==> flow/design.v (excerpt) <==
module fsm(
    input [15:0] dataIn,
    input R_I,
    input reset,
    input clk,
    output reg r_o,
    output reg [1:0] err,
    output [31:0] dataOut,
    output ready
    );
    reg [3:0] state;
    reg [31:0] reg_x;
    reg [31:0] reg_n;
    reg [31:0] counter;
    reg [31:0] step1;
    reg [31:0] step2;
    reg fr_i;
    reg fr_flag;
    wire fr_o;
    wire fr_res;
    reg incr_i;
    reg incr_flag;
    wire incr_o;
    wire [31:0] inc_res;
    reg sm_ri;
    reg sm_flag;
    wire sm_ro;
    wire [31:0] sm_res;
    reg dl_ri;
    reg dl_flag;
    wire dl_ro;
    wire [31:0] dl_res;
    reg pw_ri;
    reg pw_flag;
    wire pw_ro;
    wire pw_err;
    wire [31:0] pw_res;
    always@(posedge clk)
    begin
        if(reset)
        begin
            state <= 0;
            fr_i <= 0;
            incr_i <= 0;
            sm_ri <= 0;
            dl_ri <= 0;
            pw_ri <= 0;
        end
        else
        begin
            case(state)
                4'b0000:
                begin
                    reg_x <= 0;
                    reg_n <= 0;
                    counter <= 0;
                    err <= 0;
                    state <= 4'b0001;
                    fr_i <= 0;
                    fr_flag <= 1;
                    incr_i <= 0;
                    incr_flag <= 1;
                    sm_ri <= 0;
                    sm_flag <= 1;
                    dl_ri <= 0;
  ...
For scale: ~55 I/O pins, roughly 66000 um2 of cells after synthesis.
==> flow/config.mk <==
export PLATFORM = sky130hd
export DESIGN_NAME = fsm
export DESIGN_NICKNAME = fsm
export VERILOG_FILES = /design/flow/design.v
export SDC_FILE = /design/flow/constraint.sdc
export NUM_CORES = 4
export LEC_CHECK = 0
export ABC_AREA = 1
export CAP_MARGIN = 20
export CORE_MARGIN = 2
export CORE_UTILIZATION = 68
export CTS_CLUSTER_SIZE = 99
export SETUP_SLACK_MARGIN = 4.02
export SLEW_MARGIN = 20
export TNS_END_PERCENT = 15
==> flow/constraint.sdc <==
create_clock -name core_clock -period 13.8 [get_ports {clk}]
set_input_delay 2.7600 -clock core_clock [delete_from_list [all_inputs] [get_ports {clk}]]
set_output_delay 2.7600 -clock core_clock [all_outputs]
set_load 0.01 [all_outputs]
run.sh (not shown) runs the stock make flow with config.mk's settings and CLKGATE_MAP_FILE=.
Edit:
==> flow/config.mk (replaced) <==
export PLATFORM = sky130hd
export DESIGN_NAME = fsm
export DESIGN_NICKNAME = fsm
export VERILOG_FILES = /design/flow/design.v
export SDC_FILE = /design/flow/constraint.sdc
export NUM_CORES = 4
export LEC_CHECK = 0
export CAP_MARGIN = 20
export CORE_MARGIN = 2
export CORE_UTILIZATION = 72
export SLEW_MARGIN = 20
==> flow/constraint.sdc (replaced) <==
create_clock -name core_clock -period 7.97 [get_ports {clk}]
set_input_delay 1.5940 -clock core_clock [delete_from_list [all_inputs] [get_ports {clk}]]
set_output_delay 1.5940 -clock core_clock [all_outputs]
set_load 0.01 [all_outputs]
The changed run finished clean; die area went down by 4.4%; clock power went up by 84%; via count went down by 6.1%; first-iteration DRC count went down by 11%; global-route usage went up by 1.2 points; routed wire length went down by 0.63%; total power went up by 74%; clock skew went up by 0.022 ns; core utilization went up by 4.9 points; worst setup slack loses 4.7 ns; final cell count went down by 14%.
Edit:
--- a/flow/config.mk
+++ b/flow/config.mk
@@ -10,2 +10,6 @@
 export CORE_UTILIZATION = 72
+export CTS_CLUSTER_SIZE = 90
+export PLACE_DENSITY_LB_ADDON = 0.24
+export SETUP_SLACK_MARGIN = 1.31
 export SLEW_MARGIN = 20
+export TNS_END_PERCENT = 5
==> flow/constraint.sdc (replaced) <==
create_clock -name core_clock -period 9.17 [get_ports {clk}]
set_input_delay 1.8340 -clock core_clock [delete_from_list [all_inputs] [get_ports {clk}]]
set_output_delay 1.8340 -clock core_clock [all_outputs]
set_load 0.01 [all_outputs]
The changed run completed without violations.
Worst hold slack hardly moves.
Wire length is higher by about 2.2%.
Power is lower by 15%.
Edit:
==> flow/config.mk (replaced) <==
export PLATFORM = sky130hd
export DESIGN_NAME = fsm
export DESIGN_NICKNAME = fsm
export VERILOG_FILES = /design/flow/design.v
export SDC_FILE = /design/flow/constraint.sdc
export NUM_CORES = 4
export LEC_CHECK = 0
export ABC_AREA = 1
export CAP_MARGIN = 20
export CORE_MARGIN = 2
export CORE_UTILIZATION = 71
export CTS_CLUSTER_SIZE = 21
export PLACE_DENSITY_LB_ADDON = 0.07
export SLEW_MARGIN = 20
==> flow/constraint.sdc (replaced) <==
create_clock -name core_clock -period 6.23 [get_ports {clk}]
set_input_delay 1.2460 -clock core_clock [delete_from_list [all_inputs] [get_ports {clk}]]
set_output_delay 1.2460 -clock core_clock [all_outputs]
set_load 0.01 [all_outputs]
What happened: With this change the flow completed and failed the layout checks on setup timing. Setup slack degrades by 3.4 ns. Combinational power grows to 3.7 times its value. Maximum frequency shrinks by 5.5%. Sequential cell count stays the same. Via count rose by 22%.
Edit:
--- a/flow/config.mk
+++ b/flow/config.mk
@@ -7,8 +7,5 @@
 export LEC_CHECK = 0
-export ABC_AREA = 1
 export CAP_MARGIN = 20
 export CORE_MARGIN = 2
-export CORE_UTILIZATION = 71
-export CTS_CLUSTER_SIZE = 21
-export PLACE_DENSITY_LB_ADDON = 0.07
+export CORE_UTILIZATION = 64
 export SLEW_MARGIN = 20
==> flow/constraint.sdc (replaced) <==
create_clock -name core_clock -period 5.1 [get_ports {clk}]
set_input_delay 1.0200 -clock core_clock [delete_from_list [all_inputs] [get_ports {clk}]]
set_output_delay 1.0200 -clock core_clock [all_outputs]
set_load 0.01 [all_outputs]
The changed run ran to the end with violations: setup timing.
Sequential share of layout area barely changes.
Via count drops by about 16%.
Core utilization drops by 9.6 points.
Register-to-register slack got worse by 0.17 ns.
Sequential power climbs by 22%.
Flip-flop count is unchanged.
Non-clock buffer count drops by 41.
Power figures rest on the tool's default switching activity, not on a simulated workload.
